==> cedar: inputs <==
==> flow/design.v <==
module ResonantLowPassFilter(
    input clk,
    input signed [15:0] audio_in,
    input signed [15:0] cutoff,
    input signed [15:0] resonance,
    input signed [15:0] gain,
    input reset_n,
    output reg signed [15:0] filtered_audio
);
    parameter [15:0] MAX_POS_VALUE = 16'h7FFF;
    parameter [15:0] MIN_NEG_VALUE = -16'h8000;
    reg signed [15:0] state;
    reg signed [15:0] feedback;
    reg signed [15:0] output_reg;
    reg signed [15:0] alpha;
    reg signed [15:0] beta;
    reg signed [15:0] gamma;
    wire signed [31:0] fb_prod  = $signed(state) * $signed(beta);
    wire signed [31:0] out_prod = $signed(state) * $signed(alpha);
    wire signed [16:0] fb_full  = fb_prod >>> 15;
    wire signed [16:0] out_full = out_prod >>> 15;
    wire signed [16:0] st_full  = $signed(audio_in) - $signed(feedback);
    wire signed [16:0] fa_full  = $signed(output_reg) + ($signed(gamma) >>> 1);
    function signed [15:0] sat17;
        input signed [16:0] v;
        begin
            if (v > $signed({MAX_POS_VALUE[15], MAX_POS_VALUE}))
                sat17 = $signed(MAX_POS_VALUE);
            else if (v < $signed({MIN_NEG_VALUE[15], MIN_NEG_VALUE}))
                sat17 = $signed(MIN_NEG_VALUE);
            else
                sat17 = v[15:0];
        end
    endfunction
    always @(posedge clk or negedge reset_n) begin
        if (!reset_n) begin
            state <= $signed(16'h0000);
            feedback <= $signed(16'h0000);
            output_reg <= $signed(16'h0000);
            alpha <= $signed(16'h0000);
            beta <= $signed(16'h0000);
            gamma <= $signed(16'h0000);
            filtered_audio <= $signed(16'h0000);
        end else begin
            alpha <= $signed(cutoff);
            beta <= $signed(resonance);
            gamma <= $signed(gain);
            feedback <= sat17(fb_full);
            state <= sat17(st_full);
            output_reg <= sat17(out_full);
            filtered_audio <= sat17(fa_full);  
        end
    end
endmodule
==> flow/run.sh <==
#!/bin/bash
# the make line also repeats each setting of config.mk as NAME=value (left out here)
make -C /OpenROAD-flow-scripts/flow DESIGN_CONFIG=/design/flow/config.mk WORK_HOME=/design/flow/orfs CLKGATE_MAP_FILE= finish
==> flow/config.mk <==
export PLATFORM = sky130hd
export DESIGN_NAME = ResonantLowPassFilter
export DESIGN_NICKNAME = ResonantLowPassFilter
export VERILOG_FILES = /design/flow/design.v
export SDC_FILE = /design/flow/constraint.sdc
export NUM_CORES = 4
export LEC_CHECK = 0
export CAP_MARGIN = 0
export CELL_PAD_IN_SITES_DETAIL_PLACEMENT = 0
export CELL_PAD_IN_SITES_GLOBAL_PLACEMENT = 0
export CORE_ASPECT_RATIO = 0.88
export CORE_MARGIN = 2
export CORE_UTILIZATION = 72
export CTS_CLUSTER_DIAMETER = 104
export CTS_CLUSTER_SIZE = 35
export GPL_ROUTABILITY_DRIVEN = 1
export GPL_TIMING_DRIVEN = 1
export HOLD_SLACK_MARGIN = -0.05
export MAX_ROUTING_LAYER = met4
export MIN_ROUTING_LAYER = met1
export PLACE_DENSITY = 0.35
export SETUP_SLACK_MARGIN = 0.81
export SLEW_MARGIN = 5
==> flow/constraint.sdc <==
create_clock -name core_clock -period 6.58 [get_ports {clk}]
set_input_delay 1.3160 -clock core_clock [delete_from_list [all_inputs] [get_ports {clk}]]
set_output_delay 1.3160 -clock core_clock [all_outputs]
set_load 0.01 [all_outputs]
==> lagoon: changes against cedar <==
- CAP_MARGIN: 0 -> 20
- CELL_PAD_IN_SITES_DETAIL_PLACEMENT: 0 -> default
- CELL_PAD_IN_SITES_GLOBAL_PLACEMENT: 0 -> default
- CORE_ASPECT_RATIO: 0.88 -> default
- CORE_UTILIZATION: 72 -> 39
- CTS_CLUSTER_DIAMETER: 104 -> default
- CTS_CLUSTER_SIZE: 35 -> default
- GPL_ROUTABILITY_DRIVEN: 1 -> default
- GPL_TIMING_DRIVEN: 1 -> default
- HOLD_SLACK_MARGIN: -0.05 -> default
- MAX_ROUTING_LAYER: met4 -> default
- MIN_ROUTING_LAYER: met1 -> default
- PLACE_DENSITY: 0.35 -> default
- SETUP_SLACK_MARGIN: 0.81 -> default
- SLEW_MARGIN: 5 -> 20
==> flow/constraint.sdc (replaced) <==
create_clock -name core_clock -period 11.0 [get_ports {clk}]
set_input_delay 2.2000 -clock core_clock [delete_from_list [all_inputs] [get_ports {clk}]]
set_output_delay 2.2000 -clock core_clock [all_outputs]
set_load 0.01 [all_outputs]
==> comparison table <==
item	lagoon	cedar
Critical register-to-register path endpoint	output_reg[8]$_DFF_PN0_	output_reg[7]$_DFF_PN0_
Clock-pin transition on the worst setup and hold timing paths	0.10 ns	0.09 ns
Floorplan core area	60000 um^2	32400 um^2
Wire length on met3	1.91 mm	3.61 mm
Via count of the first global-routing pass	17700	19300
Fin nets	3249	3387
Worst-path cell with the longest stage delay	sky130_fd_sc_hd__dfrtp_1	sky130_fd_sc_hd__fa_1
Placed cell areas	25200 um^2	25800 um^2
Gpl congestion	0.805	0.913
Required time reported for the critical path endpoint	11.33 ns	6.91 ns
Status	timing/DRC/antenna clean	timing/DRC/antenna clean
Most used cell, CP	sky130_fd_sc_hd__fa_1	sky130_fd_sc_hd__fa_2

* * *

==> 08-19 <==
Starts from the design.v that is shown in full above.
export LEC_CHECK = 0
export ABC_AREA = 1
export CAP_MARGIN = 20
export CORE_MARGIN = 2
export CORE_UTILIZATION = 65
export CTS_CLUSTER_DIAMETER = 356
export CTS_CLUSTER_SIZE = 99
export PLACE_DENSITY = 0.42
export SLEW_MARGIN = 20
export TNS_END_PERCENT = 10
create_clock -name core_clock -period 5.14 [get_ports {clk}]
run.sh (not shown) runs the stock make flow with config.mk's settings and CLKGATE_MAP_FILE=.
==> 06-21 (differences from 08-19) <==
ABC_AREA = unset   (was 1)
CORE_UTILIZATION = 72   (was 65)
CTS_CLUSTER_DIAMETER = unset   (was 356)
CTS_CLUSTER_SIZE = unset   (was 99)
PLACE_DENSITY = 0.95   (was 0.42)
TNS_END_PERCENT = unset   (was 10)
==> flow/constraint.sdc (replaced) <==
create_clock -name core_clock -period 5.72 [get_ports {clk}]
set_input_delay 1.1440 -clock core_clock [delete_from_list [all_inputs] [get_ports {clk}]]
set_output_delay 1.1440 -clock core_clock [all_outputs]
set_load 0.01 [all_outputs]
==> flow_summary.json <==
{
  "worst_slack_ns": -1.80,
  "so_faults": "negative setup slack",
  "reg2reg_from": "alpha[5]$_DFF_PN0_",
  "mux_area_frac": 0.00324,
  "outcome": "finished with violations",
  "rr_worst_depth": 22,
  "holdWs_ns": 0.613,
  "postSynthAreaPerCell_um2": 9.64,
  "setup_viol": 32
}
The numbers above come from 06-21.

==> flow_summary.json <==
{
  "outcome": "finished with violations",
  "so_faults": "negative setup slack",
  "dpl_cell_area_um2": 29800,
  "mux_area_frac": 0,
  "holdWs_ns": 0.581,
  "postSynthAreaPerCell_um2": 7.75,
  "worst_slack_ns": -0.666,
  "setup_viol": 32
}
The numbers above come from 08-19.


* * *

==> pepper <==
// ResonantLowPassFilter: RTL as listed in full above, without the edits since
make LEC_CHECK=0 CAP_MARGIN=20 CELL_PAD_IN_SITES_GLOBAL_PLACEMENT=1 CORE_MARGIN=2 CORE_UTILIZATION=40 CTS_CLUSTER_DIAMETER=345 CTS_CLUSTER_SIZE=22 HOLD_SLACK_MARGIN=-0.1 SETUP_SLACK_MARGIN=0.05 SLEW_MARGIN=20 finish   # period 7.0 ns
==> inputs of harbor, as changes to pepper <==
==> flow/config.mk (replaced) <==
export PLATFORM = sky130hd
export DESIGN_NAME = ResonantLowPassFilter
export DESIGN_NICKNAME = ResonantLowPassFilter
export VERILOG_FILES = /design/flow/design.v
export SDC_FILE = /design/flow/constraint.sdc
export NUM_CORES = 4
export LEC_CHECK = 0
export CAP_MARGIN = 20
export CORE_MARGIN = 2
export CORE_UTILIZATION = 44
export CTS_CLUSTER_DIAMETER = 218
export CTS_CLUSTER_SIZE = 100
export PLACE_DENSITY = 0.89
export SLEW_MARGIN = 20
export TNS_END_PERCENT = 5
==> inputs of garnet, as changes to pepper <==
==> flow/config.mk (replaced) <==
export PLATFORM = sky130hd
export DESIGN_NAME = ResonantLowPassFilter
export DESIGN_NICKNAME = ResonantLowPassFilter
export VERILOG_FILES = /design/flow/design.v
export SDC_FILE = /design/flow/constraint.sdc
export NUM_CORES = 4
export LEC_CHECK = 0
export CAP_MARGIN = 20
export CORE_MARGIN = 10
export CORE_UTILIZATION = 34
export CTS_CLUSTER_SIZE = 51
export GPL_ROUTABILITY_DRIVEN = 0
export MIN_ROUTING_LAYER = met2
export PLACE_DENSITY_LB_ADDON = 0.02
export SLEW_MARGIN = 20
export TNS_END_PERCENT = 5
==> results <==
| metric | harbor | pepper | garnet |
|---|---|---|---|
| Critical path buffer and inverter count | 6 | 7 | 7 |
| First element of the critical path | state[7]$_DFF_PN0_ | beta[2]$_DFF_PN0_ | state[10]$_DFF_PN0_ |
| Average wire length per cell after detail routing | 15.9 um | 16.8 um | 18.7 um |
| Number of gates resized after cts | 0 | 1 | 0 |
| Chip width | 235 um | 247 um | 283 um |
| Critical Path Fanout Max | 19 | 13 | 7 |
| Busiest layer in global routing | met2 | met2 | met3 |
| Non-clock buffer contribution to total cell area | 4.99% | 6.10% | 6.66% |
| Layout Nets | 3286 | 3309 | 3334 |
| First-pass GRT wire length | 87600 um | 95100 um | 105000 um |
| Via-to-Cell Ratio | 5.16 | 4.78 | 6.31 |
| Cell Rows | 84 | 88 | 96 |
| Initial drt markers | 1106 | 498 | 2194 |
| Antenna violations before repair | 0 | 1 | 0 |
| Clock-pin slew on the worst setup and hold paths | 0.08 ns | 0.10 ns | 0.10 ns |
| Final Instance Count excl. Fillers | 3198 | 3300 | 3490 |
| Placed inst area | 0.0254 mm2 | 0.0257 mm2 | 0.0261 mm2 |
| Worst stage delay on the critical path | 0.71 ns | 0.55 ns | 0.57 ns |
| Multi-input gate share of total cell area | 70.8% | 69.6% | 68.6% |
| Seq area share | 10.9% | 10.7% | 10.5% |
| RSZ-0062 raised after global routing | - | no | yes |
| Final Worst Setup Slack | 0.344 ns | 0.375 ns | 0.254 ns |
| Outcome | complete, no violations | complete, no violations | complete, no violations |
| Number of well taps | 688 | 765 | 931 |
